## run 1
==> flow/design.v (excerpt) <==
module system
  #(parameter WIDTH = 24)
   (input aclk,
    input aresetn,
    input [WIDTH-1:0] s_axis_tdata,
    input s_axis_tvalid,
    output s_axis_tready,
    input s_axis_tlast,
    input [3:0] s_axis_tuser,
    output [2*WIDTH-1:0] m_axis_tdata,
    output m_axis_tvalid,
    input m_axis_tready,
    output m_axis_tlast,
    output [3:0] m_axis_tuser);
    localparam SEED = 7'b1011101;
    wire [WIDTH-1:0] s2e_tdata;
    wire s2e_tvalid;
    wire s2e_tready;
    wire s2e_tlast;
    wire [3:0] s2e_tuser;
    scrambler #(.WIDTH(WIDTH), .SEED(SEED)) scrambler_i(
        .aclk(aclk),
        .aresetn(aresetn),
        .s_axis_tdata(s_axis_tdata),
        .s_axis_tvalid(s_axis_tvalid),
        .s_axis_tready(s_axis_tready),
        .s_axis_tuser(s_axis_tuser),
        .s_axis_tlast(s_axis_tlast),
        .m_axis_tdata(s2e_tdata),
        .m_axis_tvalid(s2e_tvalid),
        .m_axis_tready(s2e_tready),
        .m_axis_tuser(s2e_tuser),
        .m_axis_tlast(s2e_tlast)
    );
    encoder #(.WIDTH(WIDTH)) encoder_i(
        .aclk(aclk),
        .aresetn(aresetn),
        .s_axis_tdata(s2e_tdata),
        .s_axis_tvalid(s2e_tvalid),
        .s_axis_tready(s2e_tready),
        .s_axis_tuser(s2e_tuser),
        .s_axis_tlast(s2e_tlast),
        .m_axis_tdata(m_axis_tdata),
        .m_axis_tvalid(m_axis_tvalid),
        .m_axis_tready(m_axis_tready),
        .m_axis_tuser(m_axis_tuser),
        .m_axis_tlast(m_axis_tlast)
    );
endmodule
make LEC_CHECK=0 ABC_AREA=1 CAP_MARGIN=35 CELL_PAD_IN_SITES_GLOBAL_PLACEMENT=3 CORE_MARGIN=2 CORE_UTILIZATION=48 GPL_ROUTABILITY_DRIVEN=0 GPL_TIMING_DRIVEN=1 MAX_ROUTING_LAYER=met4 MIN_ROUTING_LAYER=met2 PLACE_DENSITY_LB_ADDON=0.02 SETUP_SLACK_MARGIN=0.89 SLEW_MARGIN=30 TNS_END_PERCENT=75 finish   # period 3.34 ns
run.sh (not shown) runs the stock make flow with config.mk's settings and CLKGATE_MAP_FILE=.
Run 1: aborted in 3_1_place_gp_skip_io (tool error)
Here is what was changed in the inputs of run 2 compared with run 1.
Settings: CORE_UTILIZATION changed from 48 to 64; CELL_PAD_IN_SITES_GLOBAL_PLACEMENT removed (was 3); CAP_MARGIN changed from 35 to 20; TNS_END_PERCENT removed (was 75); SLEW_MARGIN changed from 30 to 20; MAX_ROUTING_LAYER removed (was met4); GPL_ROUTABILITY_DRIVEN removed (was 0); PLACE_DENSITY_LB_ADDON removed (was 0.02); GPL_TIMING_DRIVEN removed (was 1); MIN_ROUTING_LAYER removed (was met2); SETUP_SLACK_MARGIN removed (was 0.89); the clock period (ns, I/O delays scaled along) changed from 3.34 to 2.62.
Findings:
Area of the mapped netlist came out exactly the same in run 1 and run 2. Number of distinct standard cells referenced by the synthesized netlist: run 1 vs run 2 identical. Run 2 vs run 1: height of the chip down by more than 10%. Diff run 2..run 1 | number of nets at floorplan | negligible. Run 2 has completed all stages; timing, DRC and antenna checks passed. The core outline area of run 2 was superior to that of run 1. Comparing run 2 against run 1, there is no change at all in area figure in the yosys stat output. Between run 1 and run 2, the full die area is lower for run 2. Taking run 1 as 1.0, run 2 lands at 0.854 on number of standard-cell rows in the floorplan. Looking only at starting utilization of the core area, and setting everything else aside, the higher value of run 1 and run 2 goes to run 2.
> inputs changed (run 2 -> run 3)
Settings: CORE_UTILIZATION now 66, was 64; CAP_MARGIN now 40, was 20; HOLD_SLACK_MARGIN now 0.3, previously not set; ABC_AREA no longer set, was 1; the clock period (ns, I/O delays scaled along) now 1.67, was 2.62.
--- outcome ---
Run 3: it failed during 5_1_grt, and the tool reported DPL-0038. The number of rows in the core area number comes out higher for run 2 vs run 3. Mean instance size in the synthesized netlist in run 3 is 3.0 sq um higher than in run 2. Delta (run 3 minus run 2): post-synthesis cell area decreased 1.5%, die height decreased about 2.2%, number of distinct library cells after synthesis increased 15.
[inputs] run 4 vs run 3
Settings: setting ABC_AREA to 1 for the first time; changing CORE_UTILIZATION from 66 to 70; removing HOLD_SLACK_MARGIN (formerly 0.3); changing the clock period (ns, I/O delays scaled along) from 1.67 to 2.06.
- Run 4 finished every step from synthesis to the final layout, and the layout passed the timing, DRC and antenna checks.
- Relative to run 3, die area has decreased by about 4% in run 4.
- Going from run 3 to run 4, placer congestion estimate shrank by a few percent.
- The I/O pin total of run 4 and that of run 3 are within noise of each other.
- Status: number of core rows parity (run 3, run 4)
- In the flow results for run 4 and run 3, the synthesized area is smaller on run 3.
- The synthesized instance count in run 3 is 0.69 times that in run 4.
The following lists how run 5 was set up differently from run 4:
Settings: a deleted ABC_AREA that had been 1; a change of CORE_UTILIZATION from 70 to 40; a change of CAP_MARGIN from 40 to 20; a change of the clock period (ns, I/O delays scaled along) from 2.06 to 2.78.
Results
[run 5 vs run 4] number of ordinary and repair buffers in the finished layout: lower in run 5
Across run 4 and run 5, the outcome is the same: a clean finish for every run.
Going from run 4 to run 5, power dissipated in the clock network held, relative area of non-clock buffer cells in the final design went down 0.84 points, power share of the clock group went up 5.8 points, yosys stat cell total went down 275.
Run 5 against run 4: cell count after placement dropped 224, summed standard-cell area reported by yosys dropped 1.5%.

The RTL this note starts from:
==> flow/design.v <==
`timescale 1ns / 1ps
module scrambler
 #(parameter WIDTH = 32,
   parameter SEED = 7'b1111111)
  (input aclk,
   input aresetn,
   input [WIDTH-1:0] s_axis_tdata,
   input [3:0] s_axis_tuser,
   input s_axis_tvalid,
   output s_axis_tready,
   input s_axis_tlast,
   output reg [WIDTH-1:0] m_axis_tdata,
   output reg [3:0] m_axis_tuser,
   output reg m_axis_tvalid,
   input m_axis_tready,
   output reg m_axis_tlast);
  localparam TAIL_MASK = {{7{1'b0}}, {(WIDTH-7){1'b1}}};
  wire axis_tready_int = m_axis_tready;
  assign s_axis_tready = axis_tready_int;
  wire m_handshake = m_axis_tvalid && axis_tready_int;
  wire s_handshake = s_axis_tvalid && axis_tready_int;
  reg [6:0] lfsr;
  wire [WIDTH-1:0] fb;
  genvar i;
  generate
    for (i = 0; i < WIDTH; i = i + 1) begin : gen_feedback
      if (i < 4)
        assign fb[i] = lfsr[i+3] ^ lfsr[i];
      else if (i < 7)
        assign fb[i] = lfsr[i] ^ fb[i-4];
      else
        assign fb[i] = fb[i-7] ^ fb[i-4];
    end
  endgenerate
  always @(posedge aclk)
    if (~aresetn) begin
      m_axis_tdata <= {WIDTH{1'b0}};
      m_axis_tuser <= 4'h0;
      m_axis_tlast <= 1'b0;
      m_axis_tvalid <= 1'b0;
    end
    else if (s_handshake) begin
      if (s_axis_tlast)
        m_axis_tdata <= (s_axis_tdata ^ fb) & TAIL_MASK;
      else
        m_axis_tdata <= s_axis_tdata ^ fb;
      m_axis_tuser <= s_axis_tuser;
      m_axis_tlast <= s_axis_tlast;
      m_axis_tvalid <= 1'b1;
    end
    else if (m_handshake)
      m_axis_tvalid <= 1'b0;
  always @(posedge aclk)
    if (~aresetn)
      lfsr <= SEED;
    else if (s_handshake)
      lfsr <= fb[WIDTH-1:WIDTH-7];
endmodule
`timescale 1ns / 1ps
module encoder
 #(parameter WIDTH = 24)
  (input aclk,
   input aresetn,
   input [WIDTH-1:0] s_axis_tdata,
   input [3:0] s_axis_tuser,
   input s_axis_tvalid,
   output s_axis_tready,
   input s_axis_tlast,
   output reg [2*WIDTH-1:0] m_axis_tdata,
   output reg [3:0] m_axis_tuser,
   output reg m_axis_tvalid,
   input m_axis_tready,
   output reg m_axis_tlast);
  localparam HISTSIZE = 6;
  wire axis_tready_int = m_axis_tready;
  assign s_axis_tready = axis_tready_int;
  wire m_handshake = m_axis_tvalid && axis_tready_int;
  wire s_handshake = s_axis_tvalid && axis_tready_int;
  reg [2*WIDTH-1:0] m_axis_tdata_int;
  wire [WIDTH-1:0] g0;
  wire [WIDTH-1:0] g1;
  wire [2*WIDTH-1:0] hr;
  wire [2*WIDTH-1:0] tfr;
  wire [2*WIDTH-1:0] ttr;
  reg [HISTSIZE-1:0] history;
  wire [WIDTH+HISTSIZE-1:0] operand = {s_axis_tdata, history};
  genvar i;
  generate
    for (i = 0; i < WIDTH; i = i + 1) begin : gen_poly
      assign g0[i] = operand[i+6] ^ operand[i+4] ^ operand[i+3] ^ operand[i+1] ^ operand[i];
      assign g1[i] = g0[i] ^ operand[i+5] ^ operand[i+1];
    end
    for (i = 0; i < 2*WIDTH-1; i = i + 2) begin : gen_half_rate
      assign hr[i]   = g0[i/2];
      assign hr[i+1] = g1[i/2];
    end
    for (i = 0; i < 3*WIDTH/2-2; i = i + 3) begin : gen_two_thirds
      assign ttr[i]   = g0[2*(i/3)];
      assign ttr[i+1] = g1[2*(i/3)];
      assign ttr[i+2] = g0[2*(i/3)+1];
    end
    for (i = 0; i < 4*WIDTH/3-3; i = i + 4) begin : gen_three_fourths
      assign tfr[i]   = g0[i-i/4];
      assign tfr[i+1] = g1[i-i/4];
      assign tfr[i+2] = g0[i-i/4+1];
      assign tfr[i+3] = g1[i-i/4+2];
    end
  endgenerate
  assign ttr[2*WIDTH-1:3*WIDTH/2] = 0;
  assign tfr[2*WIDTH-1:4*WIDTH/3] = 0;
  always @*
    case (s_axis_tuser)
      4'b1111, 4'b0111, 4'b1011, 4'b0011:
        m_axis_tdata_int = tfr;
      4'b0001:
        m_axis_tdata_int = ttr;
      default:
        m_axis_tdata_int = hr;
    endcase
  always @(posedge aclk)
    if (~aresetn) begin
      m_axis_tdata <= {2*WIDTH{1'b0}};
      m_axis_tuser <= 4'h0;
      m_axis_tlast <= 1'b0;
      m_axis_tvalid <= 1'b0;
    end
    else if (s_handshake) begin
      m_axis_tdata <= m_axis_tdata_int;
      m_axis_tuser <= s_axis_tuser;
      m_axis_tlast <= s_axis_tlast;
      m_axis_tvalid <= 1'b1;
    end
    else if (m_handshake)
      m_axis_tvalid <= 1'b0;
  always @(posedge aclk)
    if (~aresetn)
      history <= {HISTSIZE{1'b0}};
    else if (s_handshake)
      history <= s_axis_tdata[WIDTH-1:WIDTH-HISTSIZE];
endmodule
`timescale 1ns / 1ps
module system
  #(parameter WIDTH = 24)
   (input aclk,
    input aresetn,
    input [WIDTH-1:0] s_axis_tdata,
    input s_axis_tvalid,
    output s_axis_tready,
    input s_axis_tlast,
    input [3:0] s_axis_tuser,
    output [2*WIDTH-1:0] m_axis_tdata,
    output m_axis_tvalid,
    input m_axis_tready,
    output m_axis_tlast,
    output [3:0] m_axis_tuser);
    localparam SEED = 7'b1011101;
    wire [WIDTH-1:0] s2e_tdata;
    wire s2e_tvalid;
    wire s2e_tready;
    wire s2e_tlast;
    wire [3:0] s2e_tuser;
    scrambler #(.WIDTH(WIDTH), .SEED(SEED)) scrambler_i(
        .aclk(aclk),
        .aresetn(aresetn),
        .s_axis_tdata(s_axis_tdata),
        .s_axis_tvalid(s_axis_tvalid),
        .s_axis_tready(s_axis_tready),
        .s_axis_tuser(s_axis_tuser),
        .s_axis_tlast(s_axis_tlast),
        .m_axis_tdata(s2e_tdata),
        .m_axis_tvalid(s2e_tvalid),
        .m_axis_tready(s2e_tready),
        .m_axis_tuser(s2e_tuser),
        .m_axis_tlast(s2e_tlast)
    );
    encoder #(.WIDTH(WIDTH)) encoder_i(
        .aclk(aclk),
        .aresetn(aresetn),
        .s_axis_tdata(s2e_tdata),
        .s_axis_tvalid(s2e_tvalid),
        .s_axis_tready(s2e_tready),
        .s_axis_tuser(s2e_tuser),
        .s_axis_tlast(s2e_tlast),
        .m_axis_tdata(m_axis_tdata),
        .m_axis_tvalid(m_axis_tvalid),
        .m_axis_tready(m_axis_tready),
        .m_axis_tuser(m_axis_tuser),
        .m_axis_tlast(m_axis_tlast)
    );
endmodule
==> flow/config.mk <==
export PLATFORM = sky130hd
export DESIGN_NAME = system
export DESIGN_NICKNAME = system
export VERILOG_FILES = /design/flow/design.v
export SDC_FILE = /design/flow/constraint.sdc
export NUM_CORES = 4
export LEC_CHECK = 0
export CAP_MARGIN = 20
export CORE_MARGIN = 2
export CORE_UTILIZATION = 66
export CTS_CLUSTER_DIAMETER = 41
export HOLD_SLACK_MARGIN = 0.29
export SETUP_SLACK_MARGIN = 0.67
export SLEW_MARGIN = 20
==> flow/constraint.sdc <==
create_clock -name core_clock -period 2.34 [get_ports {aclk}]
set_input_delay 0.4680 -clock core_clock [delete_from_list [all_inputs] [get_ports {aclk}]]
set_output_delay 0.4680 -clock core_clock [all_outputs]
set_load 0.01 [all_outputs]
The starting point completed with no timing, DRC or antenna violations.
==> next run, changes <==
Settings changed: ABC_AREA set to 1, CORE_UTILIZATION 66 to 68, CTS_CLUSTER_DIAMETER 41 to not set, CTS_CLUSTER_SIZE set to 40, SETUP_SLACK_MARGIN 0.67 to not set.
Clock period 2.34 ns to 1.58 ns, I/O delays scaled along.
Effect: Now the flow never finished: it broke off in 4_1_cts on DPL-0033. Synthesized area went up slightly. Synthesized cell count climbs by well over a third. Die area decreases slightly.
Power and IR drop assume default switching activity.
